==> inputs of job 2463 <==
Design eth_rx, start of the top module:
module eth_rx (
    input wire i_clk,
    input wire i_reset,
    input wire [31:0] i_xver_rx_data,
    output logic [31:0] m00_axis_tdata,
    output logic [3:0] m00_axis_tkeep,
    output logic m00_axis_tvalid,
    output logic m00_axis_tlast,
    output logic m00_axis_tuser
);
    wire [31:0] rx_gearbox_data_out, rx_descrambled_data;
    wire [1:0] rx_header;
    wire rx_data_valid, rx_header_valid;
    wire rx_gearbox_slip;
    wire [31:0] rx_decoded_data;
    wire [3:0] rx_decoded_ctl;
    rx_gearbox #(.REGISTER_OUTPUT(1))
    u_rx_gearbox (
        .i_clk(i_clk),
        .i_reset(i_reset),
        .i_data(i_xver_rx_data),
        .i_slip(rx_gearbox_slip),
        .o_data(rx_gearbox_data_out),
        .o_header(rx_header),
        .o_data_valid(rx_data_valid),
        .o_header_valid(rx_header_valid)
    );
    lock_state u_lock_state(
        .i_clk(i_clk),
        .i_reset(i_reset),
        .i_header(rx_header),
  ...
Settings: LEC_CHECK=0, ABC_AREA=1, CAP_MARGIN=20, CELL_PAD_IN_SITES_DETAIL_PLACEMENT=0, CORE_MARGIN=2, CORE_UTILIZATION=68, CTS_CLUSTER_DIAMETER=354, GPL_TIMING_DRIVEN=1, HOLD_SLACK_MARGIN=0.29, PLACE_DENSITY_LB_ADDON=0.06, SLEW_MARGIN=20, TNS_END_PERCENT=5; clock period 8.38 ns.
run.sh (not shown) runs the stock make flow with config.mk's settings and CLKGATE_MAP_FILE=.
==> inputs of job 119, as changes to job 2463 <==
==> flow/config.mk (replaced) <==
export PLATFORM = sky130hd
export DESIGN_NAME = eth_rx
export DESIGN_NICKNAME = eth_rx
export VERILOG_FILES = /design/flow/design.v
export SDC_FILE = /design/flow/constraint.sdc
export NUM_CORES = 4
export LEC_CHECK = 0
export ABC_AREA = 1
export CAP_MARGIN = 10
export CORE_MARGIN = 2
export CORE_UTILIZATION = 72
export CTS_CLUSTER_DIAMETER = 138
export CTS_CLUSTER_SIZE = 53
export PLACE_DENSITY = 0.63
export SLEW_MARGIN = 20
==> flow/constraint.sdc (replaced) <==
create_clock -name core_clock -period 3.56 [get_ports {i_clk}]
set_input_delay 0.7120 -clock core_clock [delete_from_list [all_inputs] [get_ports {i_clk}]]
set_output_delay 0.7120 -clock core_clock [all_outputs]
set_load 0.01 [all_outputs]
==> summary of the runs <==
- Job 2463 completed without violations. Job 119 stopped in 5_1_grt (GRT-0116).
- Area after synthesis is the same in job 2463 and job 119.
- Die area: job 119 is smaller than job 2463 (about 5.5%).
- In synthesized cell count, job 2463 and job 119 do not differ.

---

==> job 6922 <==
Starting RTL as in the previous note.
Settings: LEC_CHECK=0, ABC_AREA=1, CAP_MARGIN=20, CORE_ASPECT_RATIO=0.5, CORE_MARGIN=2, CORE_UTILIZATION=72, CTS_CLUSTER_DIAMETER=321, CTS_CLUSTER_SIZE=98, SLEW_MARGIN=20, TNS_END_PERCENT=10; clock period 2.78 ns.
==> job 9517: changes against job 6922 <==
--- a/flow/config.mk
+++ b/flow/config.mk
@@ -9,8 +9,10 @@
 export CAP_MARGIN = 20
-export CORE_ASPECT_RATIO = 0.5
+export CELL_PAD_IN_SITES_DETAIL_PLACEMENT = 0
 export CORE_MARGIN = 2
-export CORE_UTILIZATION = 72
-export CTS_CLUSTER_DIAMETER = 321
-export CTS_CLUSTER_SIZE = 98
+export CORE_UTILIZATION = 58
+export CTS_CLUSTER_SIZE = 15
+export GPL_TIMING_DRIVEN = 1
+export HOLD_SLACK_MARGIN = 0.25
+export PLACE_DENSITY_LB_ADDON = 0.06
+export SETUP_SLACK_MARGIN = -0.25
 export SLEW_MARGIN = 20
-export TNS_END_PERCENT = 10
==> flow/constraint.sdc (replaced) <==
create_clock -name core_clock -period 3.5 [get_ports {i_clk}]
set_input_delay 0.7000 -clock core_clock [delete_from_list [all_inputs] [get_ports {i_clk}]]
set_output_delay 0.7000 -clock core_clock [all_outputs]
set_load 0.01 [all_outputs]
==> job 9871: changes against job 6922 <==
==> flow/config.mk (replaced) <==
export PLATFORM = sky130hd
export DESIGN_NAME = eth_rx
export DESIGN_NICKNAME = eth_rx
export VERILOG_FILES = /design/flow/design.v
export SDC_FILE = /design/flow/constraint.sdc
export NUM_CORES = 4
export LEC_CHECK = 0
export CAP_MARGIN = 20
export CELL_PAD_IN_SITES_DETAIL_PLACEMENT = 0
export CORE_MARGIN = 2
export CORE_UTILIZATION = 47
export GPL_TIMING_DRIVEN = 1
export HOLD_SLACK_MARGIN = 0.25
export PLACE_DENSITY_LB_ADDON = 0.06
export SLEW_MARGIN = 20
==> flow/constraint.sdc (replaced) <==
create_clock -name core_clock -period 5.76 [get_ports {i_clk}]
set_input_delay 1.1520 -clock core_clock [delete_from_list [all_inputs] [get_ports {i_clk}]]
set_output_delay 1.1520 -clock core_clock [all_outputs]
set_load 0.01 [all_outputs]
==> job 3886: changes against job 6922 <==
==> flow/config.mk (replaced) <==
export PLATFORM = sky130hd
export DESIGN_NAME = eth_rx
export DESIGN_NICKNAME = eth_rx
export VERILOG_FILES = /design/flow/design.v
export SDC_FILE = /design/flow/constraint.sdc
export NUM_CORES = 4
export LEC_CHECK = 0
export CAP_MARGIN = 20
export CORE_MARGIN = 2
export CORE_UTILIZATION = 40
export SLEW_MARGIN = 20
==> flow/constraint.sdc (replaced) <==
create_clock -name core_clock -period 6.16 [get_ports {i_clk}]
set_input_delay 1.2320 -clock core_clock [delete_from_list [all_inputs] [get_ports {i_clk}]]
set_output_delay 1.2320 -clock core_clock [all_outputs]
set_load 0.01 [all_outputs]
==> results <==
metric	job 3886	job 9871	job 6922	job 9517
Outcome	timing/DRC/antenna clean	timing/DRC/antenna clean	aborted with a tool error	finished with violations
Stage where the flow stopped	-	-	global routing	-
Reasons for failing layout checks	-	-	-	negative setup slack
Reported max-cap violation count	0	0	-	0
Critical Path Slowest Stage Cell	sky130_fd_sc_hd__or4_1	sky130_fd_sc_hd__xnor3_1	-	sky130_fd_sc_hd__nand3_1
Slew HR	14.2%	21.0%	-	27.1%
Avg Synthesized Cell Area	7.74 µm²	7.74 µm²	5.84 µm²	5.84 µm²
Average wire length per cell after detail routing	25.0 µm	25.7 µm	-	23.2 µm
End point of the worst hold path	u_lock_state.state[2]$_DFF_P_	u_lock_state.state[2]$_DFF_P_	-	u_lock_state.state[2]$_DFF_P_
Area-dominant class	logic gates	logic gates	-	logic gates
Non-clk buf share	5.26%	6.57%	-	16.3%
RD Place Congestion	1.02	1.03	1.25	1.19
Logic depth of the worst path, buffers included	17	19	-	40
Worst-case clock skew	37.0 ps	30.6 ps	-	38.9 ps
Area growth from synthesis to layout	11.9%	13.4%	-	32.8%
Total number of vias	37307	37928	-	50062
Sequential cell area	8640 µm²	8650 µm²	-	8660 µm²
Lkg Pwr	15.2 nW	15.6 nW	-	22.6 nW
No activity file was given, so power comes from the tool's default toggle rates.
